--- config.mk ---
export PLATFORM = sky130hd
export DESIGN_NAME = dlf_core
export DESIGN_NICKNAME = dlf_core
export VERILOG_FILES = /design/flow/design.v
export SDC_FILE = /design/flow/constraint.sdc
export NUM_CORES = 4
export LEC_CHECK = 0
export ABC_AREA = 0
export CAP_MARGIN = 30
export CELL_PAD_IN_SITES_DETAIL_PLACEMENT = 1
export CELL_PAD_IN_SITES_GLOBAL_PLACEMENT = 1
export CORE_ASPECT_RATIO = 0.72
export CORE_MARGIN = 3
export CORE_UTILIZATION = 40
export CTS_CLUSTER_DIAMETER = 235
export GPL_ROUTABILITY_DRIVEN = 1
export MAX_ROUTING_LAYER = met4
export MIN_ROUTING_LAYER = met1
export PLACE_DENSITY_LB_ADDON = 0.26
export SETUP_SLACK_MARGIN = 3.87
export SLEW_MARGIN = 15
export TNS_END_PERCENT = 25
--- design.v ---
module decimator
               (
                clk,
                enable,
                rstn,
                filter_in,
                filter_out,
                ce_out
                );
  input   clk; 
  input   enable; 
  input   rstn; 
  input   [5:0] filter_in;  
  output  [20:0] filter_out;  
  output  ce_out; 
  reg  [3:0] cur_count;  
  wire phase_1;  
  reg  ce_out_reg;  
  reg  signed [5:0] input_register;  
  wire signed [5:0] section_in1;  
  wire signed [20:0] section_cast1;  
  wire signed [20:0] sum1;  
  reg  signed [20:0] section_out1;  
  wire signed [20:0] add_cast;  
  wire signed [20:0] add_cast_1;  
  wire signed [21:0] add_temp;  
  wire signed [20:0] section_in2;  
  wire signed [20:0] sum2;  
  reg  signed [20:0] section_out2;  
  wire signed [20:0] add_cast_2;  
  wire signed [20:0] add_cast_3;  
  wire signed [21:0] add_temp_1;  
  wire signed [20:0] section_in3;  
  wire signed [20:0] sum3;  
  reg  signed [20:0] section_out3;  
  wire signed [20:0] add_cast_4;  
  wire signed [20:0] add_cast_5;  
  wire signed [21:0] add_temp_2;  
  wire signed [20:0] section_in4;  
  wire signed [20:0] diff1;  
  wire signed [20:0] section_out4;  
  wire signed [20:0] sub_cast;  
  wire signed [20:0] sub_cast_1;  
  wire signed [21:0] sub_temp;  
  reg  signed [20:0] int_delay_pipe [0:1] ;  
  wire signed [20:0] section_in5;  
  wire signed [20:0] diff2;  
  wire signed [20:0] section_out5;  
  wire signed [20:0] sub_cast_2;  
  wire signed [20:0] sub_cast_3;  
  wire signed [21:0] sub_temp_1;  
  reg  signed [20:0] int_delay_pipe_1 [0:1] ;  
  wire signed [20:0] section_in6;  
  wire signed [20:0] diff3;  
  wire signed [20:0] section_out6;  
  wire signed [20:0] sub_cast_4;  
  wire signed [20:0] sub_cast_5;  
  wire signed [21:0] sub_temp_2;  
  reg  signed [20:0] int_delay_pipe_2 [0:1] ;  
  reg  signed [20:0] output_register;  
  always @ (posedge clk or negedge rstn)
    begin: ce_output
      if (rstn == 1'b0) begin
        cur_count <= 4'b0000;
      end
      else begin
        if (enable == 1'b1) begin
          if (cur_count == 4'b1111) begin
            cur_count <= 4'b0000;
          end
          else begin
            cur_count <= cur_count + 1'b1;
          end
        end
      end
    end  
  assign  phase_1 = (cur_count == 4'b0001 && enable == 1'b1)? 1'b1 : 1'b0;
  always @ (posedge clk or negedge rstn)
    begin: ce_output_register
      if (rstn == 1'b0) begin
        ce_out_reg <= 1'b0;
      end
      else begin
          ce_out_reg <= phase_1;
      end
    end  
  always @ (posedge clk or negedge rstn)
    begin: input_reg_process
      if (rstn == 1'b0) begin
        input_register <= 0;
      end
      else begin
        if (enable == 1'b1) begin
          input_register <= filter_in;
        end
      end
    end  
  assign section_in1 = input_register;
  assign section_cast1 = $signed({{15{section_in1[5]}}, section_in1});
  assign add_cast = section_cast1;
  assign add_cast_1 = section_out1;
  assign add_temp = add_cast + add_cast_1;
  assign sum1 = add_temp[20:0];
  always @ (posedge clk or negedge rstn)
    begin: integrator_delay_section1
      if (rstn == 1'b0) begin
        section_out1 <= 0;
      end
      else begin
        if (enable == 1'b1) begin
          section_out1 <= sum1;
        end
      end
    end  
  assign section_in2 = section_out1;
  assign add_cast_2 = section_in2;
  assign add_cast_3 = section_out2;
  assign add_temp_1 = add_cast_2 + add_cast_3;
  assign sum2 = add_temp_1[20:0];
  always @ (posedge clk or negedge rstn)
    begin: integrator_delay_section2
      if (rstn == 1'b0) begin
        section_out2 <= 0;
      end
      else begin
        if (enable == 1'b1) begin
          section_out2 <= sum2;
        end
      end
    end  
  assign section_in3 = section_out2;
  assign add_cast_4 = section_in3;
  assign add_cast_5 = section_out3;
  assign add_temp_2 = add_cast_4 + add_cast_5;
  assign sum3 = add_temp_2[20:0];
  always @ (posedge clk or negedge rstn)
    begin: integrator_delay_section3
      if (rstn == 1'b0) begin
        section_out3 <= 0;
      end
      else begin
        if (enable == 1'b1) begin
          section_out3 <= sum3;
        end
      end
    end  
  assign section_in4 = section_out3;
  assign sub_cast = section_in4;
  assign sub_cast_1 = diff1;
  assign sub_temp = sub_cast - sub_cast_1;
  assign section_out4 = sub_temp[20:0];
  always @ (posedge clk or negedge rstn)
    begin: comb_delay_section4
      if (rstn == 1'b0) begin
        int_delay_pipe[0] <= 21'b000000000000000000000;
        int_delay_pipe[1] <= 21'b000000000000000000000;
      end
      else begin
        if (phase_1 == 1'b1) begin
          int_delay_pipe[1] <= int_delay_pipe[0];
          int_delay_pipe[0] <= section_in4;
        end
      end
    end  
  assign diff1 = int_delay_pipe[1];
  assign section_in5 = section_out4;
  assign sub_cast_2 = section_in5;
  assign sub_cast_3 = diff2;
  assign sub_temp_1 = sub_cast_2 - sub_cast_3;
  assign section_out5 = sub_temp_1[20:0];
  always @ (posedge clk or negedge rstn)
    begin: comb_delay_section5
      if (rstn == 1'b0) begin
        int_delay_pipe_1[0] <= 21'b000000000000000000000;
        int_delay_pipe_1[1] <= 21'b000000000000000000000;
      end
      else begin
        if (phase_1 == 1'b1) begin
          int_delay_pipe_1[1] <= int_delay_pipe_1[0];
          int_delay_pipe_1[0] <= section_in5;
        end
      end
    end  
  assign diff2 = int_delay_pipe_1[1];
  assign section_in6 = section_out5;
  assign sub_cast_4 = section_in6;
  assign sub_cast_5 = diff3;
  assign sub_temp_2 = sub_cast_4 - sub_cast_5;
  assign section_out6 = sub_temp_2[20:0];
  always @ (posedge clk or negedge rstn)
    begin: comb_delay_section6
      if (rstn == 1'b0) begin
        int_delay_pipe_2[0] <= 21'b000000000000000000000;
        int_delay_pipe_2[1] <= 21'b000000000000000000000;
      end
      else begin
        if (phase_1 == 1'b1) begin
          int_delay_pipe_2[1] <= int_delay_pipe_2[0];
          int_delay_pipe_2[0] <= section_in6;
        end
      end
    end  
  assign diff3 = int_delay_pipe_2[1];
  always @ (posedge clk or negedge rstn)
    begin: output_reg_process
      if (rstn == 1'b0) begin
        output_register <= 0;
      end
      else begin
        if (phase_1 == 1'b1) begin
          output_register <= section_out6;
        end
      end
    end  
  assign ce_out = ce_out_reg;
  assign filter_out = output_register;
endmodule   
`timescale 1 ns / 1 ns
module loop_filter
          (
           clk,
           rstn,
           enable,
           filter_in,
           ceout,
           filter_out,
           a2,a3,b1,b2
          );
  input   clk;
  input   rstn;
  input   enable;
  input   signed [15:0] filter_in;   
  output  ceout;
  output  signed [15:0] filter_out;   
  input signed [17:0] a2,a3,b1,b2;
  wire enb_1_16_0;
  wire signed [33:0] b_1_out1;   
  wire signed [33:0] b_2_out1;   
  wire signed [15:0] CastCAS_out1;   
  wire signed [33:0] a_2_out1;   
  wire signed [33:0] a_3_out1;   
  wire signed [15:0] CastStates3_out1;   
  reg signed [15:0] BodyDelay3_out1;   
  wire signed [36:0] BodyLSum2_sub_cast;   
  wire signed [37:0] BodyLSum2_sub_cast_1;   
  wire signed [36:0] BodyLSum2_sub_cast_2;   
  wire signed [37:0] BodyLSum2_sub_cast_3;   
  wire signed [37:0] BodyLSum2_sub_temp;   
  wire signed [36:0] BodyLSum2_out1;   
  wire signed [37:0] BodyRSum2_sub_cast;   
  wire signed [36:0] BodyRSum2_sub_cast_1;   
  wire signed [37:0] BodyRSum2_sub_cast_2;   
  wire signed [37:0] BodyRSum2_sub_temp;   
  wire signed [36:0] BodyRSum2_out1;   
  wire signed [15:0] CastStates2_out1;   
  reg signed [15:0] BodyDelay2_out1;   
  wire signed [36:0] HeadSum1_add_cast;   
  wire signed [37:0] HeadSum1_add_cast_1;   
  wire signed [36:0] HeadSum1_add_cast_2;   
  wire signed [37:0] HeadSum1_add_cast_3;   
  wire signed [37:0] HeadSum1_add_temp;   
  wire signed [36:0] HeadSum1_out1;   
  assign b_1_out1 = b1 * filter_in;
  assign b_2_out1 = b2 * filter_in;
  assign enb_1_16_0 = enable;
  assign a_2_out1 = a2 * CastCAS_out1;
  assign a_3_out1 = a3 * CastCAS_out1;
  assign CastStates3_out1 = {{3{a_3_out1[33]}}, a_3_out1[33:21]};
  always @(posedge clk or negedge rstn)
    begin : BodyDelay3_process
      if (rstn == 1'b0) begin
        BodyDelay3_out1 <= 16'sb0000000000000000;
      end
      else begin
        if (enb_1_16_0) begin
          BodyDelay3_out1 <= CastStates3_out1;
        end
      end
    end
  assign BodyLSum2_sub_cast = {{2{b_2_out1[33]}}, {b_2_out1, 1'b0}};
  assign BodyLSum2_sub_cast_1 = BodyLSum2_sub_cast;
  assign BodyLSum2_sub_cast_2 = {BodyDelay3_out1, 21'b000000000000000000000};
  assign BodyLSum2_sub_cast_3 = BodyLSum2_sub_cast_2;
  assign BodyLSum2_sub_temp = BodyLSum2_sub_cast_1 - BodyLSum2_sub_cast_3;
  assign BodyLSum2_out1 = ((BodyLSum2_sub_temp[37] == 1'b0) && (BodyLSum2_sub_temp[36] != 1'b0) ? 37'sh0FFFFFFFFF :
              ((BodyLSum2_sub_temp[37] == 1'b1) && (BodyLSum2_sub_temp[36] != 1'b1) ? 37'sh1000000000 :
              $signed(BodyLSum2_sub_temp[36:0])));
  assign BodyRSum2_sub_cast = BodyLSum2_out1;
  assign BodyRSum2_sub_cast_1 = a_2_out1;
  assign BodyRSum2_sub_cast_2 = BodyRSum2_sub_cast_1;
  assign BodyRSum2_sub_temp = BodyRSum2_sub_cast - BodyRSum2_sub_cast_2;
  assign BodyRSum2_out1 = ((BodyRSum2_sub_temp[37] == 1'b0) && (BodyRSum2_sub_temp[36] != 1'b0) ? 37'sh0FFFFFFFFF :
              ((BodyRSum2_sub_temp[37] == 1'b1) && (BodyRSum2_sub_temp[36] != 1'b1) ? 37'sh1000000000 :
              $signed(BodyRSum2_sub_temp[36:0])));
  assign CastStates2_out1 = ((BodyRSum2_out1[36] == 1'b0) && (BodyRSum2_out1[35:21] == 15'b111111111111111) ? 16'sb0111111111111111 :
              $signed(BodyRSum2_out1[36:21]));
  always @(posedge clk or negedge rstn)
    begin : BodyDelay2_process
      if (rstn == 1'b0) begin
        BodyDelay2_out1 <= 16'sb0000000000000000;
      end
      else begin
        if (enb_1_16_0) begin
          BodyDelay2_out1 <= CastStates2_out1;
        end
      end
    end
  assign HeadSum1_add_cast = {{2{b_1_out1[33]}}, {b_1_out1, 1'b0}};
  assign HeadSum1_add_cast_1 = HeadSum1_add_cast;
  assign HeadSum1_add_cast_2 = {BodyDelay2_out1, 21'b000000000000000000000};
  assign HeadSum1_add_cast_3 = HeadSum1_add_cast_2;
  assign HeadSum1_add_temp = HeadSum1_add_cast_1 + HeadSum1_add_cast_3;
  assign HeadSum1_out1 = ((HeadSum1_add_temp[37] == 1'b0) && (HeadSum1_add_temp[36] != 1'b0) ? 37'sh0FFFFFFFFF :
              ((HeadSum1_add_temp[37] == 1'b1) && (HeadSum1_add_temp[36] != 1'b1) ? 37'sh1000000000 :
              $signed(HeadSum1_add_temp[36:0])));
  assign CastCAS_out1 = ((HeadSum1_out1[36] == 1'b0) && (HeadSum1_out1[35:31] != 5'b00000) ? 16'sb0111111111111111 :
              ((HeadSum1_out1[36] == 1'b1) && (HeadSum1_out1[35:31] != 5'b11111) ? 16'sb1000000000000000 :
              $signed(HeadSum1_out1[31:16])));
  assign filter_out = CastCAS_out1;
  assign ceout = enable;
endmodule   
module dlf_core (
   input             clk,
   input             rstn,
   input             dlf_en,
   input  [4:0]      tdc_dout,
   input  [17:0]     dlf_a2,
   input  [17:0]     dlf_a3,
   input  [17:0]     dlf_b1,
   input  [17:0]     dlf_b2,
   input  [14:0]     dlf_sdm_nc_in,
   output [15:0]     dlf_out,
   output            dlf_valid
   );
   wire signed [5:0]  dec_in;
   wire signed [20:0] dec_out;
   wire signed [15:0] dec_out_slc;
   wire signed [15:0] dlf_sdm_nc_in_ext;
   wire signed [15:0] dlf_in;
   wire signed [15:0] lf_out;
   wire               dec_ce;
   reg  [15:0]        dlf_out_r;
   reg                dlf_valid_r;
   assign dec_in = tdc_dout - 6'sd16;
   assign dlf_sdm_nc_in_ext = {1'b0,dlf_sdm_nc_in};
   assign dec_out_slc = dec_out[20:5];
   assign dlf_in = dec_out_slc - dlf_sdm_nc_in_ext;
   decimator decimator_1(
			 .clk(clk),
			 .enable(dlf_en),
			 .rstn(rstn),
			 .filter_in(dec_in),
			 .filter_out(dec_out),
			 .ce_out(dec_ce)
			 );
   loop_filter loop_filter_1(
			     .clk(clk),
			     .rstn(rstn),
			     .enable(dec_ce),
			     .filter_in(dlf_in),
			     .ceout(),
			     .filter_out(lf_out),
			     .a2(dlf_a2),
			     .a3(dlf_a3),
			     .b1(dlf_b1),
			     .b2(dlf_b2)
			     );
   always @(posedge clk or negedge rstn) begin
      if (rstn == 1'b0) begin
	 dlf_out_r <= 16'd0;
	 dlf_valid_r <= 1'b0;
      end
      else begin
	 dlf_valid_r <= dec_ce;
	 if (dec_ce)
	   dlf_out_r <= lf_out;
      end
   end
   assign dlf_out = dlf_out_r;
   assign dlf_valid = dlf_valid_r;
endmodule
--- run.sh ---
#!/bin/bash
# the make line also repeats each setting of config.mk as NAME=value (left out here)
make -C /OpenROAD-flow-scripts/flow DESIGN_CONFIG=/design/flow/config.mk WORK_HOME=/design/flow/orfs CLKGATE_MAP_FILE= finish
--- constraint.sdc ---
create_clock -name core_clock -period 15.5 [get_ports {clk}]
set_input_delay 3.1000 -clock core_clock [delete_from_list [all_inputs] [get_ports {clk}]]
set_output_delay 3.1000 -clock core_clock [all_outputs]
set_load 0.01 [all_outputs]
==> summary.rpt, run 1 <==
=== SYNTHESIS / PLACE & ROUTE SUMMARY ===
----------------------------------------------------
[Synthesis]
  Summed instance area of the synthesized netlist ........................ 61100 um^2
  Share of synthesized registers carrying an async set or reset ........................ 100%
  Post-synthesis sequential element count ........................ 261
  Sequential share of the synthesized area ........................ 10.7%
  Synth Area per Inst ........................ 9.05 um^2
  XOR/XNOR Area Share ........................ 2.99%
  Yosys warns ........................ 6
  Prevailing logic family in the synthesized netlist ........................ adder cells
  Chip area in the Yosys report ........................ 61100 um^2
  Post-synthesis adder-cell area fraction ........................ 50.8%
  Count of instantiated cells in the yosys netlist ........................ 6756
  Fraction of the mapped netlist area in compound gates ........................ 7.93%
  Most frequent cells after synthesis ........................ 1477 x sky130_fd_sc_hd__inv_1, 1228 x sky130_fd_sc_hd__fa_1, 972 x sky130_fd_sc_hd__nand2_1
  Dominant Register Cell ........................ sky130_fd_sc_hd__dfrtp_1
  Synth Area in Simple Gates ........................ 15.6%
  Most common cell in the synthesized netlist ........................ sky130_fd_sc_hd__inv_1
  Count of library flops with an enable pin ........................ 0
  Syn Nets ........................ 8597
  Dominant cells by area after synthesis ........................ sky130_fd_sc_hd__fa_1 40%, sky130_fd_sc_hd__dfrtp_1 11%, sky130_fd_sc_hd__ha_1 11%, sky130_fd_sc_hd__inv_1 9.1%, sky130_fd_sc_hd__nand2_1 6.0%
  Area leader, netlist ........................ sky130_fd_sc_hd__fa_1
  Synth top area share ........................ 40.2%
  Post-Synthesis Cells ........................ 6756
  Library cells used by synthesis ........................ 100
  Mux area share ........................ 1.38%

[Placement]
  Placed inst area ........................ 70200 um^2
  Weighted congestion at the end of routability-driven global placement ........................ 0.898
  Number of buffers inserted by port buffering ........................ 111
  Detailed-placement wirelength estimate ........................ 150000 um

[Worst setup path]
  Critical path data required time ........................ 15.99 ns
  Most frequent CP cell ........................ sky130_fd_sc_hd__fa_1
  Setup crit start ........................ dlf_sdm_nc_in[1]
  Register-to-Register Path Depth ........................ 75
  Largest fanout of any net on the critical path ........................ 9
  Worst path depth ........................ 75
  Terminus of the critical flop-to-flop path ........................ loop_filter_1.BodyDelay2_out1[6]
  WP buf/inv ........................ 15
  Largest delay contributor family on the critical path ........................ adder cells
  Reg-to-reg startpoint ........................ decimator_1.output_register[5]
  Sort of element at the start of the critical path ........................ input pin
  Endpoint class of the critical path ........................ register
  Slowest cell on the critical path ........................ sky130_fd_sc_hd__fa_1
  Highest cell delay on the worst timing path ........................ 0.62 ns
  Worst endpoint data arrival time ........................ 19.89 ns
  Flop-to-flop setup slack ........................ -1.71 ns
  Worst setup path class ........................ in -> reg
  Capturing instance or port of the critical path ........................ loop_filter_1.BodyDelay2_out1[6]

[Global routing]
  Total grt overflow ........................ 0
  Busiest grt layer ........................ met2
  First-pass GRT wire length ........................ 299000 um
  GR Layer Usage met2 ........................ 40.4%
  M1 GR Usage ........................ 33.6%
  Initial antenna violation count ........................ 4
  Maximum number of pins on one net before global-route repair ........................ 138
  Vias in the first global route ........................ 54731
  GRT met3 Usage ........................ 2.15%
  Global router's overall resource usage ........................ 24.5%

[Finish]
  Area growth from synthesis to layout ........................ 20.3%
  Post-layout instance area ........................ 73600 um^2
  Net total in the final layout ........................ 9356
  Fill cells ........................ 17422
  Layout Utilization ........................ 48.5%

[Floorplan]
  Initial core utilization ........................ 40.3%
  Top-Level Pins ........................ 112
  Die boundary height ........................ 338 um
  Die W ........................ 467 um
  Site Rows ........................ 121
  Chip Footprint ........................ 158000 um^2
  Core Area ........................ 152000 um^2

[Clocking]
  CTS Hold Bufs ........................ 0
  H-tree depth ........................ 2
  TritonCTS clock tree ........................ done
  Skew-Pair Late Insertion Delay ........................ 0.57 ns
  Clock sink count ........................ 261
  Root buffer cell ........................ sky130_fd_sc_hd__clkbuf_16
  Maximum buffer depth of the clock tree ........................ 3
  Clock-pin slew on the worst setup and hold paths ........................ 0.06 ns
  Total clock buffers created by CTS ........................ 35

[STA]
  Total count of hold-check failures in the final report ........................ 0
  RSZ-0062 raised after global routing ........................ true
  Transition time at the pin with the least slew margin ........................ 1.14 ns
  Worst setup skew after layout ........................ 0.0133 ns
  Final setup viols ........................ 29
  Share of the clock period used by the worst path after layout ........................ 125%
  Clock period minus worst slack ........................ 19.40 ns
  Slew HR ........................ 23.9%
  Upper clock frequency limit ........................ 0.0515 GHz
  Slew Limit Fails ........................ 0
  Final worst-path setup slack ........................ -3.90 ns

[Route]
  Detailed Route WL ........................ 184000 um
  Vias per inst ........................ 5.03
  Starting DRT DRC Count ........................ 2228
  Wirelength per Cell ........................ 19.2 um
  First-pass DRT Iterations ........................ 5
  Remaining antenna violation count after routing ........................ 0
  Residual DRC ........................ 0
  Count of vias placed by the detailed router ........................ 48176

[Worst hold path]
  Worst min-delay path class ........................ reg -> reg
  Min-Delay Startpoint ........................ decimator_1.int_delay_pipe[0][0]
  Worst hold stages ........................ 2
  Hold worst-path end ........................ decimator_1.int_delay_pipe[1][0]

[Outcome]
  Status ........................ complete, but fails checks
  Checks that blocked a clean result .................. setup timing

[Job]
  Number of warnings in the stage logs ........................ 45
  Max Cap Violations ........................ 0

----------------------------------------------------
[layout make-up]
class	count	area [um^2]	share of cell area, %
Multi-Input combinational cell	4769	49400	67.2
Clock inverter	15	164	0.223
Inverter	1479	5560	7.55
Sequential cell	261	6530	8.88
Timing Repair Buffer	969	8330	11.3
Clock buffer	47	1010	1.37
Antenna cell	5	12.5	0.0170
Tap cell	2029	2540	3.45
[per-stage QoR]
stage	hold slack (ns)	cells	TNS [ns]	worst slack, ns
CTS	0.475	9529	-105.78	-3.81
detailed placement	0.462	9408	-146.71	-5.33
finish	0.469	9574	-107.62	-3.90
global placement	0.446	9407	-134.71	-4.89
floorplan	0.352	6756	-78.80	-2.94
global route	0.497	9573	-124.94	-4.52
[what timing repair did]
| action | CTS | global route |
|---|---|---|
| setup endpoints to repair | 45 | 45 |
| setup buffers | 55 | 34 |
| resized | 141 | 153 |
| gates cloned | 4 | 1 |
| pin swaps | 85 | 138 |
[routing by layer]
layer	vias to the layer above	wire length (um)
met1	25173	84400
li1	22012	-
met5	-	0
met3	194	6940
met4	0	3250
met2	797	89200
==> run 2: changes to the inputs <==
- ABC_AREA: 0 -> 1
- CAP_MARGIN: 30 -> 20
- CELL_PAD_IN_SITES_DETAIL_PLACEMENT: 1 -> default
- CELL_PAD_IN_SITES_GLOBAL_PLACEMENT: 1 -> 0
- CORE_ASPECT_RATIO: 0.72 -> 0.97
- CORE_MARGIN: 3 -> 2
- CORE_UTILIZATION: 40 -> 72
- CTS_CLUSTER_DIAMETER: 235 -> 228
- GPL_ROUTABILITY_DRIVEN: 1 -> 0
- HOLD_SLACK_MARGIN: default -> -0.05
- PLACE_DENSITY: default -> 0.35
- PLACE_DENSITY_LB_ADDON: 0.26 -> default
- SLEW_MARGIN: 15 -> 20
- TNS_END_PERCENT: 25 -> 5
- clock period: 15.5 -> 13.7 ns (I/O delays scaled with it)
==> run 2 against run 1 <==
  * The layout still fails its checks (setup timing)
  * Non-clock buffer count up 26
  * Area after synthesis down 0.76%
  * Sequential share of layout area grew 0.24 points
  * Wire length fell by 5.6%
  * Via count up 9.7%
  * Worst setup slack worse by 0.012 ns
  * Final area fell by 2.6%
  * Sequential cell count did not move
  * Clock skew up 0.0072 ns
  * Critical path type unchanged
==> summary.rpt, run 2 <==
=== SYNTHESIS / PLACE & ROUTE SUMMARY ===
----------------------------------------------------
[STA]
  RSZ-0062 raised after global routing ........................ true
  Share of the clock period used by the worst path after layout ........................ 129% (+3.4 points)
  Upper clock frequency limit ........................ 0.0568 GHz
  Transition time at the pin with the least slew margin ........................ 1.00 ns (-0.133 ns)
  Final-layout setup total negative slack ........................ -108.18 ns (-0.562 ns)
  Total count of hold-check failures in the final report ........................ 0 (unchanged)
  Final setup viols ........................ 29 (unchanged)
  Clock period minus worst slack ........................ 17.61 ns
  Worst setup skew after layout ........................ 0.0204 ns (+0.00719 ns)
  Slew Limit Fails ........................ 0 (unchanged)
  Final worst-path setup slack ........................ -3.91 ns (-0.0117 ns)
  Slew HR ........................ 33.0% (+9.1 points)
  Hold Worst Slack ........................ 0.478 ns (+0.00896 ns)

[Worst setup path]
  Critical path data required time ........................ 14.21 ns (-1.78 ns)
  Capturing instance or port of the critical path ........................ loop_filter_1.BodyDelay2_out1[1]
  Slowest cell on the critical path ........................ sky130_fd_sc_hd__fa_2
  Endpoint class of the critical path ........................ register
  Worst path depth ........................ 91 (+21%)
  Worst endpoint data arrival time ........................ 18.12 ns (-1.77 ns)
  Largest fanout of any net on the critical path ........................ 8 (-1)
  Worst setup path class ........................ in -> reg
  Sort of element at the start of the critical path ........................ input pin
  Largest delay contributor family on the critical path ........................ adder cells
  Flop-to-flop setup slack ........................ -2.11 ns (-0.40 ns)
  Setup crit start ........................ dlf_sdm_nc_in[0]
  Highest cell delay on the worst timing path ........................ 0.60 ns (-0.02 ns)
  Terminus of the critical flop-to-flop path ........................ loop_filter_1.BodyDelay2_out1[1]
  Reg-to-reg startpoint ........................ decimator_1.output_register[5]
  Most frequent CP cell ........................ sky130_fd_sc_hd__nand2_1
  WP buf/inv ........................ 20 (+5)
  Register-to-Register Path Depth ........................ 91 (+21%)

[Finish]
  Post-layout instance area ........................ 71600 um^2 (-2.6%)
  Area growth from synthesis to layout ........................ 18.1%
  Fill cells ........................ 4775 (-73%)
  Area occupied by multi-input gates ........................ 47500 um^2 (-3.9%)
  Seq. cell area ........................ 6530 um^2 (about the same)
  Net total in the final layout ........................ 10050 (+7.4%)
  Layout Utilization ........................ 86.0% (+37 points)

[Placement]
  Detailed-placement wirelength estimate ........................ 142000 um (-5.9%)
  Number of buffers inserted by port buffering ........................ 111 (unchanged)
  Worst slack at placement ........................ -4.63 ns (+0.702 ns)
  Placed inst area ........................ 69200 um^2 (-1.4%)

[Synthesis]
  Post-synthesis adder-cell area fraction ........................ 51.2% (+0.37 points)
  Mux area share ........................ 0% (-1.4 points)
  Summed instance area of the synthesized netlist ........................ 60700 um^2 (-0.76%)
  XOR/XNOR Area Share ........................ 3.00% (+0.015 points)
  Post-Synthesis Cells ........................ 7405 (+9.6%)
  Most common cell in the synthesized netlist ........................ sky130_fd_sc_hd__inv_1
  Synth top area share ........................ 40.5% (+0.31 points)
  Chip area in the Yosys report ........................ 60700 um^2 (-0.76%)
  Count of library flops with an enable pin ........................ 0 (unchanged)
  Share of synthesized registers carrying an async set or reset ........................ 100% (unchanged)
  Synth Area per Inst ........................ 8.19 um^2 (-9.5%)
  Dominant Register Cell ........................ sky130_fd_sc_hd__dfrtp_1
  Fraction of the mapped netlist area in compound gates ........................ 6.87% (-1.1 points)
  Count of instantiated cells in the yosys netlist ........................ 7405 (+9.6%)
  Yosys warns ........................ 6 (unchanged)
  Sequential share of the synthesized area ........................ 10.8% (+0.082 points)
  Post-synthesis sequential element count ........................ 261 (unchanged)
  Prevailing logic family in the synthesized netlist ........................ adder cells
  Dominant cells by area after synthesis ........................ sky130_fd_sc_hd__fa_1 41%, sky130_fd_sc_hd__inv_1 11%, sky130_fd_sc_hd__dfrtp_1 11%, sky130_fd_sc_hd__ha_1 11%, sky130_fd_sc_hd__nand2_1 9.2%
  Area leader, netlist ........................ sky130_fd_sc_hd__fa_1
  Synth Area in Simple Gates ........................ 15.4% (-0.14 points)
  Syn Nets ........................ 9246 (+7.5%)
  Most frequent cells after synthesis ........................ 1809 x sky130_fd_sc_hd__inv_1, 1482 x sky130_fd_sc_hd__nand2_1, 1228 x sky130_fd_sc_hd__fa_1
  Library cells used by synthesis ........................ 51 (-49%)

[Floorplan]
  Initial core utilization ........................ 72.9% (+33 points)
  Site Rows ........................ 104 (-14%)
  Top-Level Pins ........................ 112 (unchanged)
  Die W ........................ 299 um (-36%)
  Core Area ........................ 83300 um^2 (-45%)
  Chip Footprint ........................ 86600 um^2 (-45%)
  Die boundary height ........................ 290 um (-14%)

[Route]
  Count of vias placed by the detailed router ........................ 52836 (+9.7%)
  Vias per inst ........................ 5.65 (+12%)
  Starting DRT DRC Count ........................ 4853 (+120%)
  First-pass DRT Iterations ........................ 9 (+4)
  Detailed Route WL ........................ 173000 um (-5.6%)
  Remaining antenna violation count after routing ........................ 0 (unchanged)
  Wirelength per Cell ........................ 18.5 um (-3.3%)
  Residual DRC ........................ 0 (unchanged)

[Global routing]
  Vias in the first global route ........................ 56234 (+2.7%)
  Initial antenna violation count ........................ 3 (-1)
  First-pass GRT wire length ........................ 279000 um (-6.8%)
  Total grt overflow ........................ 0 (unchanged)
  Global router's overall resource usage ........................ 41.8% (+17 points)
  Maximum number of pins on one net before global-route repair ........................ 124 (-10%)

[Worst hold path]
  Worst min-delay path class ........................ reg -> reg
  Hold worst-path end ........................ decimator_1.int_delay_pipe_1[1][0]
  Min-Delay Startpoint ........................ decimator_1.int_delay_pipe_1[0][0]
  Worst hold stages ........................ 2 (unchanged)

[Clocking]
  Clock-pin slew on the worst setup and hold paths ........................ 0.07 ns (about the same)
  Root buffer cell ........................ sky130_fd_sc_hd__clkbuf_16
  Skew-Pair Late Insertion Delay ........................ 0.59 ns (+0.02 ns)
  H-tree depth ........................ 1 (-1)
  TritonCTS clock tree ........................ done
  CTS Hold Bufs ........................ 0 (unchanged)
  Maximum buffer depth of the clock tree ........................ 3 (unchanged)
  Total clock buffers created by CTS ........................ 28 (-20%)
  Clock sink count ........................ 261 (unchanged)

[Outcome]
  Checks that blocked a clean result .................. setup timing
  Status ........................ complete, but fails checks

[Job]
  Max Cap Violations ........................ 0 (unchanged)
  Number of warnings in the stage logs ........................ 44 (-2.2%)

----------------------------------------------------
[run 2: stage by stage]
| step | std cells |
|---|---|
| after floorplan | 7405 |
| after global routing | 9346 |
| after global placement | 9238 |
| after detailed placement | 9238 |
| after CTS | 9305 |
| final | 9346 |
[run 2: timing repair]
item,4_1_cts,5_1_grt
buffers inserted,12,39
endpoints found under the setup margin,45,45
gates cloned,3,0
pin swaps,47,91
hold endpoints to repair,0,0
gates resized,120,146
[run 2: area by class of cell]
cell class	count	area share (%)
clock inverter	14	0.306
inverter	1831	9.65
timing repair buffer	995	11.6
multi-input combinational	5092	66.3
antenna	2	0.00699
tap	1113	1.94
sequential	261	9.12
clock buffer	38	1.09
[run 2: layer usage]
metal / global-route usage (%) / wire length [um] / vias up
met3: 7.19 / 17600 / 804
met2: 68.0 / 82800 / 2744
met1: 51.4 / 62000 / 25729
li1: - / - / 23559
met5: - / 0 / -
met4: 18.8 / 11000 / 0
==> run 3: changes to the inputs <==
- CELL_PAD_IN_SITES_GLOBAL_PLACEMENT: 0 -> 2
- CORE_ASPECT_RATIO: 0.97 -> 1.46
- CORE_UTILIZATION: 72 -> 44
- CTS_CLUSTER_DIAMETER: 228 -> 56
- HOLD_SLACK_MARGIN: -0.05 -> default
- PLACE_DENSITY: 0.35 -> 0.95
- SETUP_SLACK_MARGIN: 3.87 -> -1.47
- SLEW_MARGIN: 20 -> 5
- TNS_END_PERCENT: 5 -> default
- clock period: 13.7 -> 15.5 ns (I/O delays scaled with it)
==> run 3 against run 2 <==
  * The layout still fails its checks (setup timing)
  * Sequential cell count did not move
  * Worst setup slack improved by 1.9 ns
  * Utilization fell by 32 points
  * Clock-buffer cell count rose by 2
  * Synthesized cell count did not move
  * Register-to-register slack improved by 2.5 ns
  * First-iteration DRC count fell by 49%
  * Die area rose by 63%
  * Via count fell by 4.0%
  * Non-clock buffer count rose by 48
  * Sequential share of layout area fell by 0.27 points
  * Critical endpoint is now loop_filter_1.BodyDelay2_out1[12]
  * Largest cell class unchanged
==> summary.rpt, run 3 <==
=== SYNTHESIS / PLACE & ROUTE SUMMARY ===
----------------------------------------------------
[Global routing]
  Global router's overall resource usage ........................ 27.0% (-15 points)
  Maximum number of pins on one net before global-route repair ........................ 153 (+23%)
  Initial antenna violation count ........................ 4 (+1)
  First-pass GRT wire length ........................ 290000 um (+3.9%)
  Total grt overflow ........................ 0 (unchanged)
  Vias in the first global route ........................ 55313 (-1.6%)

[Placement]
  Detailed-placement wirelength estimate ........................ 154000 um (+8.9%)
  Number of buffers inserted by port buffering ........................ 111 (unchanged)

[Outcome]
  Status ........................ complete, but fails checks
  Checks that blocked a clean result .................. setup timing

[Synthesis]
  Synth Area in Simple Gates ........................ 15.4% (unchanged)
  Library cells used by synthesis ........................ 51 (unchanged)
  XOR/XNOR Area Share ........................ 3.00% (unchanged)
  Synth top area share ........................ 40.5% (unchanged)
  Count of library flops with an enable pin ........................ 0 (unchanged)
  Mux area share ........................ 0% (unchanged)
  Sequential share of the synthesized area ........................ 10.8% (unchanged)
  Syn Nets ........................ 9246 (unchanged)
  Yosys warns ........................ 6 (unchanged)
  Most frequent cells after synthesis ........................ 1809 x sky130_fd_sc_hd__inv_1, 1482 x sky130_fd_sc_hd__nand2_1, 1228 x sky130_fd_sc_hd__fa_1
  Prevailing logic family in the synthesized netlist ........................ adder cells
  Post-synthesis sequential element count ........................ 261 (unchanged)
  Dominant cells by area after synthesis ........................ sky130_fd_sc_hd__fa_1 41%, sky130_fd_sc_hd__inv_1 11%, sky130_fd_sc_hd__dfrtp_1 11%, sky130_fd_sc_hd__ha_1 11%, sky130_fd_sc_hd__nand2_1 9.2%
  Summed instance area of the synthesized netlist ........................ 60700 um^2 (unchanged)
  Count of instantiated cells in the yosys netlist ........................ 7405 (unchanged)
  Post-synthesis adder-cell area fraction ........................ 51.2% (unchanged)
  Chip area in the Yosys report ........................ 60700 um^2 (unchanged)
  Share of synthesized registers carrying an async set or reset ........................ 100% (unchanged)
  Most common cell in the synthesized netlist ........................ sky130_fd_sc_hd__inv_1
  Synth Area per Inst ........................ 8.19 um^2 (unchanged)
  Post-Synthesis Cells ........................ 7405 (unchanged)
  Dominant Register Cell ........................ sky130_fd_sc_hd__dfrtp_1
  Area leader, netlist ........................ sky130_fd_sc_hd__fa_1
  Fraction of the mapped netlist area in compound gates ........................ 6.87% (unchanged)

[STA]
  Worst setup skew after layout ........................ 0.0154 ns (-0.00501 ns)
  Slew Limit Fails ........................ 0 (unchanged)
  Total count of hold-check failures in the final report ........................ 0 (unchanged)
  Final worst-path setup slack ........................ -2.05 ns (+1.86 ns)
  Transition time at the pin with the least slew margin ........................ 1.04 ns (+0.0329 ns)
  Final setup viols ........................ 29 (unchanged)
  Clock period minus worst slack ........................ 17.55 ns
  Upper clock frequency limit ........................ 0.0570 GHz
  Share of the clock period used by the worst path after layout ........................ 113% (-15 points)
  RSZ-0062 raised after global routing ........................ true
  Hold Worst Slack ........................ 0.469 ns (-0.00841 ns)
  Final-layout setup total negative slack ........................ -56.60 ns (+51.58 ns)
  Slew HR ........................ 30.7% (-2.3 points)

[Worst hold path]
  Worst min-delay path class ........................ reg -> reg
  Hold worst-path end ........................ decimator_1.int_delay_pipe[1][0]
  Worst hold stages ........................ 2 (unchanged)
  Min-Delay Startpoint ........................ decimator_1.int_delay_pipe[0][0]

[Clocking]
  Total clock buffers created by CTS ........................ 34 (+21%)
  H-tree depth ........................ 2 (+1)
  CTS Hold Bufs ........................ 0 (unchanged)
  Clock-pin slew on the worst setup and hold paths ........................ 0.07 ns (about the same)
  Skew-Pair Late Insertion Delay ........................ 0.57 ns (-0.02 ns)
  Clock sink count ........................ 261 (unchanged)
  TritonCTS clock tree ........................ done
  Root buffer cell ........................ sky130_fd_sc_hd__clkbuf_16
  Maximum buffer depth of the clock tree ........................ 3 (unchanged)

[Worst setup path]
  Most frequent CP cell ........................ sky130_fd_sc_hd__nand2_2
  Critical path data required time ........................ 16.01 ns (+1.80 ns)
  Flop-to-flop setup slack ........................ 0.36 ns (+2.47 ns)
  Highest cell delay on the worst timing path ........................ 0.55 ns (-0.05 ns)
  Register-to-Register Path Depth ........................ 86 (-5.5%)
  Capturing instance or port of the critical path ........................ loop_filter_1.BodyDelay2_out1[12]
  Largest fanout of any net on the critical path ........................ 11 (+3)
  WP buf/inv ........................ 17 (-15%)
  Endpoint class of the critical path ........................ register
  Worst setup path class ........................ in -> reg
  Worst path depth ........................ 86 (-5.5%)
  Slowest cell on the critical path ........................ sky130_fd_sc_hd__fa_1
  Worst endpoint data arrival time ........................ 18.06 ns (-0.06 ns)
  Sort of element at the start of the critical path ........................ input pin
  Largest delay contributor family on the critical path ........................ adder cells
  Terminus of the critical flop-to-flop path ........................ loop_filter_1.BodyDelay2_out1[12]
  Setup crit start ........................ dlf_sdm_nc_in[0]
  Reg-to-reg startpoint ........................ decimator_1.output_register[5]

[Route]
  Vias per inst ........................ 5.02 (-11%)
  Detailed Route WL ........................ 182000 um (+4.9%)
  Wirelength per Cell ........................ 18.0 um (-3.0%)
  Count of vias placed by the detailed router ........................ 50747 (-4.0%)
  Remaining antenna violation count after routing ........................ 0 (unchanged)
  First-pass DRT Iterations ........................ 6 (-3)
  Residual DRC ........................ 0 (unchanged)
  Starting DRT DRC Count ........................ 2475 (-49%)

[Floorplan]
  Die boundary height ........................ 453 um (+56%)
  Chip Footprint ........................ 141000 um^2 (+63%)
  Initial core utilization ........................ 44.3% (-29 points)
  Die W ........................ 311 um (+4.2%)
  Core Area ........................ 137000 um^2 (+64%)
  Site Rows ........................ 164 (+58%)
  Top-Level Pins ........................ 112 (unchanged)

[Finish]
  Net total in the final layout ........................ 10105 (+0.55%)
  Area growth from synthesis to layout ........................ 21.7%
  Seq. cell area ........................ 6530 um^2 (unchanged)
  Fill cells ........................ 12768 (+170%)
  Area occupied by multi-input gates ........................ 48100 um^2 (+1.3%)

[Job]
  Max Cap Violations ........................ 0 (unchanged)
  Number of warnings in the stage logs ........................ 41 (-6.8%)

----------------------------------------------------
==> run 3: per-stage QoR <==
stage	area, um^2	util, %	setup WS [ns]	std cells
floorplan	60900	-	-1.47	7405
global placement	70300	51.3	-3.47	9969
detailed placement	70300	51.3	-3.64	9969
CTS	72200	52.7	-2.14	10046
global route	73900	54.0	-2.81	10114
finish	73900	54.0	-2.05	10114
==> run 3: layer usage <==
layer	track usage (%)	share of wire (%)	vias to the layer above
met5	-	0	-
met4	14.9	6.6	0
met3	2.32	4.0	553
met2	49.3	53	1290
met1	28.7	36	25248
li1	-	-	23656
==> run 3: cell type report <==
| type | count | share of cell area (%) |
|---|---|---|
| multi-input combinational | 5093 | 65.1 |
| inverter | 1831 | 9.39 |
| timing repair buffer | 1043 | 11.9 |
| clock inverter | 19 | 0.388 |
| tap | 1826 | 3.09 |
| clock buffer | 40 | 1.24 |
| antenna | 1 | 0.00339 |
| sequential | 261 | 8.84 |
==> run 3: timing repair <==
| action | 4_1_cts | 5_1_grt |
|---|---|---|
| pin swaps | 50 | 129 |
| endpoints found under the hold margin | 0 | 0 |
| endpoints found under the setup margin | 29 | 29 |
| setup buffers | 24 | 79 |
| resized | 138 | 256 |
| cloned | 2 | 4 |
==> run 4: changes to the inputs <==
- CELL_PAD_IN_SITES_GLOBAL_PLACEMENT: 2 -> 0
- CORE_ASPECT_RATIO: 1.46 -> 0.97
- CORE_UTILIZATION: 44 -> 72
- CTS_CLUSTER_DIAMETER: 56 -> 25
- CTS_CLUSTER_SIZE: default -> 84
- HOLD_SLACK_MARGIN: default -> -0.05
- PLACE_DENSITY: 0.95 -> default
- PLACE_DENSITY_LB_ADDON: default -> 0.06
- SETUP_SLACK_MARGIN: -1.47 -> 3.87
- SLEW_MARGIN: 5 -> 20
- TNS_END_PERCENT: default -> 5
- clock period: 15.5 -> 13.4 ns (I/O delays scaled with it)
==> run 4 against run 3 <==
  * Sequential cell count stayed put
  * Wire length is 17% higher
  * Area after synthesis stayed put
  * The layout still fails its checks (setup timing)
  * Register-to-register slack worse by 4.8 ns
  * Cell count is 6.5% lower
  * Largest cell class unchanged
  * Final area hardly changed
  * Critical path type unchanged
  * Clock-buffer cell count is 58 higher
  * First-iteration DRC count went up to 3.2 times the previous value
  * Worst setup slack worse by 4.3 ns
  * Via count is 15% higher
  * Non-clock buffer count is 21 lower
==> summary.rpt, run 4 <==
=== SYNTHESIS / PLACE & ROUTE SUMMARY ===
----------------------------------------------------
[Placement]
  Number of buffers inserted by port buffering ........................ 111 (unchanged)
  Worst slack at placement ........................ -4.86 ns (-1.22 ns)
  Detailed-placement wirelength estimate ........................ 143000 um (-7.2%)
  Placed instance count ........................ 9225 (-7.5%)
  Placed inst area ........................ 69100 um^2 (-1.7%)

[STA]
  Hold Worst Slack ........................ 0.456 ns (-0.0131 ns)
  Clock period minus worst slack ........................ 19.73 ns
  Final setup viols ........................ 43 (+48%)
  Slew Limit Fails ........................ 0 (unchanged)
  Upper clock frequency limit ........................ 0.0507 GHz
  Worst setup skew after layout ........................ 0.0253 ns (+0.00988 ns)
  Share of the clock period used by the worst path after layout ........................ 147% (+34 points)
  Transition time at the pin with the least slew margin ........................ 1.16 ns (+0.120 ns)
  Slew HR ........................ 22.2% (-8.6 points)
  RSZ-0062 raised after global routing ........................ true
  Final worst-path setup slack ........................ -6.33 ns (-4.28 ns)
  Final-layout setup total negative slack ........................ -167.29 ns (-110.70 ns)
  Total count of hold-check failures in the final report ........................ 0 (unchanged)

[Synthesis]
  Most common cell in the synthesized netlist ........................ sky130_fd_sc_hd__inv_1
  Synth Area in Simple Gates ........................ 15.4% (unchanged)
  Syn Nets ........................ 9246 (unchanged)
  Share of synthesized registers carrying an async set or reset ........................ 100% (unchanged)
  Synth top area share ........................ 40.5% (unchanged)
  Summed instance area of the synthesized netlist ........................ 60700 um^2 (unchanged)
  Mux area share ........................ 0% (unchanged)
  Post-synthesis sequential element count ........................ 261 (unchanged)
  Yosys warns ........................ 6 (unchanged)
  Dominant cells by area after synthesis ........................ sky130_fd_sc_hd__fa_1 41%, sky130_fd_sc_hd__inv_1 11%, sky130_fd_sc_hd__dfrtp_1 11%, sky130_fd_sc_hd__ha_1 11%, sky130_fd_sc_hd__nand2_1 9.2%
  Chip area in the Yosys report ........................ 60700 um^2 (unchanged)
  Sequential share of the synthesized area ........................ 10.8% (unchanged)
  Synth Area per Inst ........................ 8.19 um^2 (unchanged)
  Prevailing logic family in the synthesized netlist ........................ adder cells
  Dominant Register Cell ........................ sky130_fd_sc_hd__dfrtp_1
  Most frequent cells after synthesis ........................ 1809 x sky130_fd_sc_hd__inv_1, 1482 x sky130_fd_sc_hd__nand2_1, 1228 x sky130_fd_sc_hd__fa_1
  Post-Synthesis Cells ........................ 7405 (unchanged)
  XOR/XNOR Area Share ........................ 3.00% (unchanged)
  Count of instantiated cells in the yosys netlist ........................ 7405 (unchanged)
  Fraction of the mapped netlist area in compound gates ........................ 6.87% (unchanged)
  Count of library flops with an enable pin ........................ 0 (unchanged)
  Post-synthesis adder-cell area fraction ........................ 51.2% (unchanged)
  Area leader, netlist ........................ sky130_fd_sc_hd__fa_1
  Library cells used by synthesis ........................ 51 (unchanged)

[Global routing]
  First-pass GRT wire length ........................ 312000 um (+7.6%)
  Total grt overflow ........................ 0 (unchanged)
  Maximum number of pins on one net before global-route repair ........................ 116 (-24%)
  Vias in the first global route ........................ 61844 (+12%)
  Initial antenna violation count ........................ 8 (+4)
  Global router's overall resource usage ........................ 47.3% (+20 points)

[Route]
  Wirelength per Cell ........................ 22.6 um (+26%)
  Vias per inst ........................ 6.19 (+23%)
  Remaining antenna violation count after routing ........................ 0 (unchanged)
  Residual DRC ........................ 0 (unchanged)
  First-pass DRT Iterations ........................ 17 (+11)
  Count of vias placed by the detailed router ........................ 58546 (+15%)
  Starting DRT DRC Count ........................ 7977 (+220%)
  Detailed Route WL ........................ 214000 um (+17%)

[Outcome]
  Status ........................ complete, but fails checks
  Checks that blocked a clean result .................. setup timing

[Floorplan]
  Chip Footprint ........................ 86600 um^2 (-39%)
  Top-Level Pins ........................ 112 (unchanged)
  Initial core utilization ........................ 72.9% (+29 points)
  Site Rows ........................ 104 (-37%)
  Die W ........................ 299 um (-4.0%)
  Die boundary height ........................ 290 um (-36%)
  Core Area ........................ 83300 um^2 (-39%)

[Worst setup path]
  Worst setup path class ........................ in -> reg
  Flop-to-flop setup slack ........................ -4.40 ns (-4.76 ns)
  Sort of element at the start of the critical path ........................ input pin
  Worst path depth ........................ 78 (-9.3%)
  Highest cell delay on the worst timing path ........................ 0.99 ns (+0.44 ns)
  Terminus of the critical flop-to-flop path ........................ loop_filter_1.BodyDelay2_out1[1]
  Capturing instance or port of the critical path ........................ loop_filter_1.BodyDelay2_out1[1]
  Largest fanout of any net on the critical path ........................ 16 (+5)
  Register-to-Register Path Depth ........................ 77 (-10%)
  Most frequent CP cell ........................ sky130_fd_sc_hd__nand2_1
  Worst endpoint data arrival time ........................ 20.22 ns (+2.16 ns)
  Largest delay contributor family on the critical path ........................ adder cells
  Setup crit start ........................ dlf_sdm_nc_in[3]
  Reg-to-reg startpoint ........................ decimator_1.output_register[5]
  Critical path data required time ........................ 13.89 ns (-2.12 ns)
  Slowest cell on the critical path ........................ sky130_fd_sc_hd__nor4_2
  Endpoint class of the critical path ........................ register
  WP buf/inv ........................ 19 (+2)

[Clocking]
  Root buffer cell ........................ sky130_fd_sc_hd__clkbuf_16
  TritonCTS clock tree ........................ done
  Clock-pin slew on the worst setup and hold paths ........................ 0.05 ns (-0.02 ns)
  Total clock buffers created by CTS ........................ 69 (+100%)
  Maximum buffer depth of the clock tree ........................ 3 (unchanged)
  H-tree depth ........................ 3 (+1)
  Clock sink count ........................ 261 (unchanged)
  Skew-Pair Late Insertion Delay ........................ 0.61 ns (+0.04 ns)

[Worst hold path]
  Worst hold stages ........................ 2 (unchanged)
  Worst min-delay path class ........................ reg -> reg
  Hold worst-path end ........................ decimator_1.int_delay_pipe_1[1][0]
  Min-Delay Startpoint ........................ decimator_1.int_delay_pipe_1[0][0]

[Job]
  Number of warnings in the stage logs ........................ 41 (unchanged)
  Max Cap Violations ........................ 0 (unchanged)

[Finish]
  Post-layout instance area ........................ 73900 um^2 (about the same)
  Net total in the final layout ........................ 10119 (+0.14%)
  Count of placed standard cells in the final layout, fillers left out ........................ 9459 (-6.5%)
  Area growth from synthesis to layout ........................ 21.7% (about the same)

----------------------------------------------------
run 4: cell type report:
class,count,area [um^2]
Multi-Input combinational cell,5093,47900
Fill cell,3841,9430
Timing Repair Buffer,1022,8590
Inverter,1831,6920
Sequential cell,261,6530
Clock buffer,98,1970
Tap cell,1113,1390
Clock inverter,28,484
Antenna cell,13,32.5
run 4: routing by layer:
metal	part of all wire, %	up-vias	track usage (%)
li1	-	23727	-
met1	31	27883	53.0
met2	45	4902	75.4
met3	14	2034	12.2
met4	9.8	0	30.5
met5	0	-	-
run 4: what timing repair did:
item / 4_1_cts / 5_1_grt
resized: 243 / 137
setup buffers: 58 / 30
setup endpoints to repair: 45 / 45
pin swaps: 133 / 97
hold buffers: 0 / 0
gates cloned: 5 / 2
run 4: stage by stage:
stage	util, %
6_report	88.7
5_1_grt	88.7
4_1_cts	87.6
3_5_place_dp	83.0
3_3_place_gp	83.0
2_1_floorplan	-
==> run 5: changes to the inputs <==
- CELL_PAD_IN_SITES_GLOBAL_PLACEMENT: 0 -> default
- CORE_ASPECT_RATIO: 0.97 -> default
- CTS_CLUSTER_DIAMETER: 25 -> default
- CTS_CLUSTER_SIZE: 84 -> 72
- GPL_ROUTABILITY_DRIVEN: 0 -> default
- HOLD_SLACK_MARGIN: -0.05 -> default
- MAX_ROUTING_LAYER: met4 -> default
- MIN_ROUTING_LAYER: met1 -> default
- PLACE_DENSITY_LB_ADDON: 0.06 -> 0.02
- SETUP_SLACK_MARGIN: 3.87 -> 2.87
- TNS_END_PERCENT: 5 -> default
- clock period: 13.4 -> 9.85 ns (I/O delays scaled with it)
==> run 5 against run 4 <==
  * Still fails the layout checks on setup timing
  * Critical path depth increased by 3
  * First-iteration DRC count decreased by 39%
  * Area after synthesis unchanged
  * Wire length decreased by 10%
  * Sequential share of layout area increased by 0.057 points
  * Worst setup slack got worse by 0.90 ns
  * Highest routed layer is now met5
==> summary.rpt, run 5 <==
=== SYNTHESIS / PLACE & ROUTE SUMMARY ===
----------------------------------------------------
[Outcome]
  Status ........................ complete, but fails checks
  Checks that blocked a clean result .................. setup timing

[Synthesis]
  Synth Area in Simple Gates ........................ 15.4% (unchanged)
  Area leader, netlist ........................ sky130_fd_sc_hd__fa_1
  Most common cell in the synthesized netlist ........................ sky130_fd_sc_hd__inv_1
  XOR/XNOR Area Share ........................ 3.00% (unchanged)
  Prevailing logic family in the synthesized netlist ........................ adder cells
  Library cells used by synthesis ........................ 51 (unchanged)
  Syn Nets ........................ 9246 (unchanged)
  Synth Area per Inst ........................ 8.19 um^2 (unchanged)
  Share of synthesized registers carrying an async set or reset ........................ 100% (unchanged)
  Sequential share of the synthesized area ........................ 10.8% (unchanged)
  Synth top area share ........................ 40.5% (unchanged)
  Post-synthesis sequential element count ........................ 261 (unchanged)
  Summed instance area of the synthesized netlist ........................ 60700 um^2 (unchanged)
  Post-synthesis adder-cell area fraction ........................ 51.2% (unchanged)
  Mux area share ........................ 0% (unchanged)
  Most frequent cells after synthesis ........................ 1809 x sky130_fd_sc_hd__inv_1, 1482 x sky130_fd_sc_hd__nand2_1, 1228 x sky130_fd_sc_hd__fa_1
  Dominant Register Cell ........................ sky130_fd_sc_hd__dfrtp_1
  Chip area in the Yosys report ........................ 60700 um^2 (unchanged)
  Fraction of the mapped netlist area in compound gates ........................ 6.87% (unchanged)
  Dominant cells by area after synthesis ........................ sky130_fd_sc_hd__fa_1 41%, sky130_fd_sc_hd__inv_1 11%, sky130_fd_sc_hd__dfrtp_1 11%, sky130_fd_sc_hd__ha_1 11%, sky130_fd_sc_hd__nand2_1 9.2%
  Post-Synthesis Cells ........................ 7405 (unchanged)
  Count of library flops with an enable pin ........................ 0 (unchanged)
  Yosys warns ........................ 6 (unchanged)
  Count of instantiated cells in the yosys netlist ........................ 7405 (unchanged)

[STA]
  Clock period minus worst slack ........................ 17.07 ns
  Final-layout setup total negative slack ........................ -224.20 ns (-56.91 ns)
  Hold Worst Slack ........................ 0.479 ns (+0.0227 ns)
  Slew Limit Fails ........................ 0 (unchanged)
  RSZ-0062 raised after global routing ........................ true
  Upper clock frequency limit ........................ 0.0586 GHz
  Final setup viols ........................ 45 (+4.7%)
  Total count of hold-check failures in the final report ........................ 0 (unchanged)
  Transition time at the pin with the least slew margin ........................ 1.20 ns (+0.0430 ns)
  Slew HR ........................ 19.8% (-2.3 points)
  Share of the clock period used by the worst path after layout ........................ 173% (+26 points)
  Worst setup skew after layout ........................ 0.0112 ns (-0.0141 ns)
  Final worst-path setup slack ........................ -7.22 ns (-0.896 ns)

[Clocking]
  TritonCTS clock tree ........................ done
  H-tree depth ........................ 1 (-2)
  Maximum buffer depth of the clock tree ........................ 3 (unchanged)
  Clock-pin slew on the worst setup and hold paths ........................ 0.07 ns (+0.02 ns)
  CTS Hold Bufs ........................ 0 (unchanged)
  Skew-Pair Late Insertion Delay ........................ 0.59 ns (-0.02 ns)
  Total clock buffers created by CTS ........................ 28 (-59%)
  Clock sink count ........................ 261 (unchanged)
  Root buffer cell ........................ sky130_fd_sc_hd__clkbuf_16

[Placement]
  Weighted congestion at the end of routability-driven global placement ........................ 1.03
  Worst slack at placement ........................ -7.60 ns (-2.74 ns)
  Detailed-placement wirelength estimate ........................ 142000 um (-0.67%)
  Number of buffers inserted by port buffering ........................ 111 (unchanged)
  Placed inst area ........................ 69200 um^2 (about the same)

[Floorplan]
  Chip Footprint ........................ 86600 um^2 (about the same)
  Core Area ........................ 83600 um^2 (+0.33%)
  Top-Level Pins ........................ 112 (unchanged)
  Die W ........................ 294 um (-1.5%)
  Initial core utilization ........................ 72.6% (-0.24 points)
  Die boundary height ........................ 294 um (+1.5%)
  Site Rows ........................ 106 (+1.9%)

[Worst setup path]
  Worst setup path class ........................ in -> reg
  Reg-to-reg startpoint ........................ decimator_1.output_register[5]
  Endpoint class of the critical path ........................ register
  Largest fanout of any net on the critical path ........................ 8 (-8)
  Flop-to-flop setup slack ........................ -6.15 ns (-1.75 ns)
  WP buf/inv ........................ 20 (+1)
  Sort of element at the start of the critical path ........................ input pin
  Critical path data required time ........................ 10.31 ns (-3.58 ns)
  Highest cell delay on the worst timing path ........................ 0.82 ns (-0.17 ns)
  Worst path depth ........................ 81 (+3.8%)
  Terminus of the critical flop-to-flop path ........................ loop_filter_1.BodyDelay2_out1[13]
  Slowest cell on the critical path ........................ sky130_fd_sc_hd__fa_1
  Capturing instance or port of the critical path ........................ loop_filter_1.BodyDelay2_out1[13]
  Setup crit start ........................ dlf_sdm_nc_in[3]
  Register-to-Register Path Depth ........................ 79 (+2.6%)
  Largest delay contributor family on the critical path ........................ adder cells
  Worst endpoint data arrival time ........................ 17.54 ns (-2.68 ns)

[Job]
  Number of warnings in the stage logs ........................ 48 (+17%)
  Max Cap Violations ........................ 0 (unchanged)

[Finish]
  Area growth from synthesis to layout ........................ 20.9%
  Fill cells ........................ 4376 (+14%)
  Layout Utilization ........................ 87.8% (-0.86 points)
  Net total in the final layout ........................ 10110 (-0.089%)
  Post-layout instance area ........................ 73400 um^2 (-0.64%)

[Global routing]
  Total grt overflow ........................ 0 (unchanged)
  Maximum number of pins on one net before global-route repair ........................ 120 (+3.4%)
  Vias in the first global route ........................ 58007 (-6.2%)
  Initial antenna violation count ........................ 9 (+1)
  First-pass GRT wire length ........................ 293000 um (-5.9%)
  Global router's overall resource usage ........................ 43.4% (-3.9 points)

[Worst hold path]
  Hold worst-path end ........................ decimator_1.int_delay_pipe_2[0][1]
  Worst hold stages ........................ 2 (unchanged)
  Worst min-delay path class ........................ reg -> reg
  Min-Delay Startpoint ........................ decimator_1.int_delay_pipe_2[0][1]

[Route]
  Residual DRC ........................ 0 (unchanged)
  Wirelength per Cell ........................ 20.5 um (-9.2%)
  Vias per inst ........................ 5.85 (-5.4%)
  Starting DRT DRC Count ........................ 4883 (-39%)
  First-pass DRT Iterations ........................ 12 (-5)
  Remaining antenna violation count after routing ........................ 0 (unchanged)
  Count of vias placed by the detailed router ........................ 54866 (-6.3%)
  Detailed Route WL ........................ 192000 um (-10%)

----------------------------------------------------
run 5: per-stage QoR:
step | instances
floorplan | 7405
global placement | 9195
detailed placement | 9195
CTS | 9317
global route | 9369
finish | 9373
run 5: final cells by class:
| class | count | area (um^2) | share of cell area (%) |
|---|---|---|---|
| tap | 1080 | 1350 | 1.84 |
| timing repair buffer | 1055 | 8970 | 12.2 |
| sequential | 261 | 6530 | 8.90 |
| inverter | 1831 | 6920 | 9.44 |
| clock inverter | 12 | 174 | 0.237 |
| clock buffer | 37 | 764 | 1.04 |
| antenna | 5 | 12.5 | 0.0171 |
| multi-input combinational | 5092 | 48700 | 66.3 |
run 5: repair_timing:
| item | 4_1_cts | 5_1_grt |
|---|---|---|
| setup endpoints to repair | 45 | 45 |
| gates cloned | 5 | 2 |
| buffers inserted | 68 | 49 |
| pin swaps | 157 | 148 |
| gates resized | 326 | 249 |
run 5: routing by layer:
metal  part of all wire, %  global-route usage, %
met5                 0.074                      0
met4                   8.1                   25.1
met3                    12                   10.3
met2                    46                   71.7
met1                    34                   52.5
==> run 6: changes to the inputs <==
- ABC_AREA: 1 -> default
- CAP_MARGIN: 20 -> 5
- CTS_CLUSTER_SIZE: 72 -> 100
- PLACE_DENSITY_LB_ADDON: 0.02 -> default
- SETUP_SLACK_MARGIN: 2.87 -> 2.29
- TNS_END_PERCENT: default -> 5
- clock period: 9.85 -> 16.7 ns (I/O delays scaled with it)
==> run 6 against run 5 <==
  * Critical endpoint is now loop_filter_1.BodyDelay3_out1[6]
  * Sequential share of layout area grew 0.37 points
  * Global-route usage shrank 5.8 points
  * First-iteration DRC count shrank 31%
  * Register-to-register slack gained 5.9 ns
  * Highest routed layer unchanged
  * Synthesized cell count shrank 8.8%
  * Final area shrank 3.9%
  * The layout still fails its checks (setup timing)
  * Worst setup slack gained 4.4 ns
  * Die area grew 0.76%
  * Largest cell class unchanged
  * Non-clock buffer count shrank 205
==> summary.rpt, run 6 <==
=== SYNTHESIS / PLACE & ROUTE SUMMARY ===
----------------------------------------------------
[Worst setup path]
  Terminus of the critical flop-to-flop path ........................ loop_filter_1.BodyDelay3_out1[6]
  Largest fanout of any net on the critical path ........................ 10 (+2)
  Setup crit start ........................ dlf_sdm_nc_in[1]
  Worst setup path class ........................ in -> reg
  Sort of element at the start of the critical path ........................ input pin
  Slowest cell on the critical path ........................ sky130_fd_sc_hd__fa_1
  Flop-to-flop setup slack ........................ -0.24 ns (+5.91 ns)
  WP buf/inv ........................ 18 (-10%)
  Worst path depth ........................ 78 (-3.7%)
  Endpoint class of the critical path ........................ register
  Reg-to-reg startpoint ........................ decimator_1.output_register[5]
  Capturing instance or port of the critical path ........................ loop_filter_1.BodyDelay3_out1[6]

[Synthesis]
  Dominant cells by area after synthesis ........................ sky130_fd_sc_hd__fa_1 40%, sky130_fd_sc_hd__dfrtp_1 11%, sky130_fd_sc_hd__ha_1 11%, sky130_fd_sc_hd__inv_1 9.1%, sky130_fd_sc_hd__nand2_1 6.0%
  Synth Area in Simple Gates ........................ 15.6% (+0.14 points)
  Post-synthesis adder-cell area fraction ........................ 50.8% (-0.37 points)
  Summed instance area of the synthesized netlist ........................ 61100 um^2 (+0.77%)
  Synth top area share ........................ 40.2% (-0.31 points)
  Yosys warns ........................ 6 (unchanged)
  Synth Area per Inst ........................ 9.05 um^2 (+10%)
  XOR/XNOR Area Share ........................ 2.99% (-0.015 points)
  Post-Synthesis Cells ........................ 6756 (-8.8%)
  Library cells used by synthesis ........................ 100 (+96%)
  Sequential share of the synthesized area ........................ 10.7% (-0.082 points)
  Count of instantiated cells in the yosys netlist ........................ 6756 (-8.8%)
  Count of library flops with an enable pin ........................ 0 (unchanged)
  Area leader, netlist ........................ sky130_fd_sc_hd__fa_1
  Most frequent cells after synthesis ........................ 1477 x sky130_fd_sc_hd__inv_1, 1228 x sky130_fd_sc_hd__fa_1, 972 x sky130_fd_sc_hd__nand2_1
  Mux area share ........................ 1.38% (+1.4 points)

[Route]
  First-pass DRT Iterations ........................ 6 (-6)
  Vias per inst ........................ 5.68 (-2.9%)
  Count of vias placed by the detailed router ........................ 48629 (-11%)
  Detailed Route WL ........................ 158000 um (-18%)
  Starting DRT DRC Count ........................ 3359 (-31%)

[Global routing]
  Initial antenna violation count ........................ 6 (-3)
  Global router's overall resource usage ........................ 37.6% (-5.8 points)
  Vias in the first global route ........................ 52991 (-8.6%)
  Maximum number of pins on one net before global-route repair ........................ 177 (+48%)
  Total grt overflow ........................ 0 (unchanged)

[Outcome]
  Checks that blocked a clean result .................. setup timing
  Status ........................ complete, but fails checks

[Job]
  Max Cap Violations ........................ 0 (unchanged)
  Number of warnings in the stage logs ........................ 44 (-8.3%)

[Finish]
  Area growth from synthesis to layout ........................ 15.3%
  Post-layout instance area ........................ 70500 um^2 (-3.9%)
  Area occupied by multi-input gates ........................ 48800 um^2 (+0.28%)

[Clocking]
  Clock sink count ........................ 261 (unchanged)
  Clock-pin slew on the worst setup and hold paths ........................ 0.07 ns (about the same)
  CTS Hold Bufs ........................ 0 (unchanged)
  TritonCTS clock tree ........................ done
  Maximum buffer depth of the clock tree ........................ 3 (unchanged)

[STA]
  RSZ-0062 raised after global routing ........................ true
  Final worst-path setup slack ........................ -2.82 ns (+4.40 ns)
  Clock period minus worst slack ........................ 19.52 ns
  Share of the clock period used by the worst path after layout ........................ 117% (-56 points)
  Total count of hold-check failures in the final report ........................ 0 (unchanged)
  Final setup viols ........................ 29 (-36%)

[Worst hold path]
  Worst min-delay path class ........................ reg -> reg

[Placement]
  Detailed-placement wirelength estimate ........................ 126000 um (-12%)

[Floorplan]
  Top-Level Pins ........................ 112 (unchanged)
  Core Area ........................ 83800 um^2 (+0.32%)

----------------------------------------------------
## run 6: layout make-up
| class | count | share of cell area (%) |
|---|---|---|
| well taps | 1134 | 2.01 |
| diodes | 6 | 0.0213 |
| flip-flops and latches | 261 | 9.27 |
| multi-input cells | 4770 | 69.2 |
| repair buffers | 850 | 10.1 |
| clock buffers | 38 | 1.15 |
| inverters | 1479 | 7.89 |
| clock inverters | 17 | 0.346 |
## run 6: stage by stage
stage | hold WS [ns] | utilization, % | setup slack [ns] | setup TNS [ns]
global placement | 0.444 | 81.7 | -3.51 | -94.40
CTS | 0.456 | 83.6 | -2.77 | -75.44
global route | 0.488 | 84.1 | -3.40 | -92.50
floorplan | 0.352 | - | -2.14 | -55.84
finish | 0.455 | 84.1 | -2.82 | -76.23
detailed placement | 0.460 | 81.7 | -3.98 | -107.86
## run 6: routing by layer
metal | up-vias | global-route usage [%] | wire length, um
li1 | 21780 | - | -
met3 | 511 | 5.45 | 11100
met4 | 2 | 16.2 | 7830
met2 | 1900 | 64.7 | 78600
met5 | - | 0 | 11
met1 | 24436 | 47.8 | 60100
## run 6: what timing repair did
item / 4_1_cts / 5_1_grt
gates cloned: 2 / 3
buffers inserted: 23 / 12
pin swaps: 50 / 43
resized: 64 / 75
endpoints found under the setup margin: 29 / 40
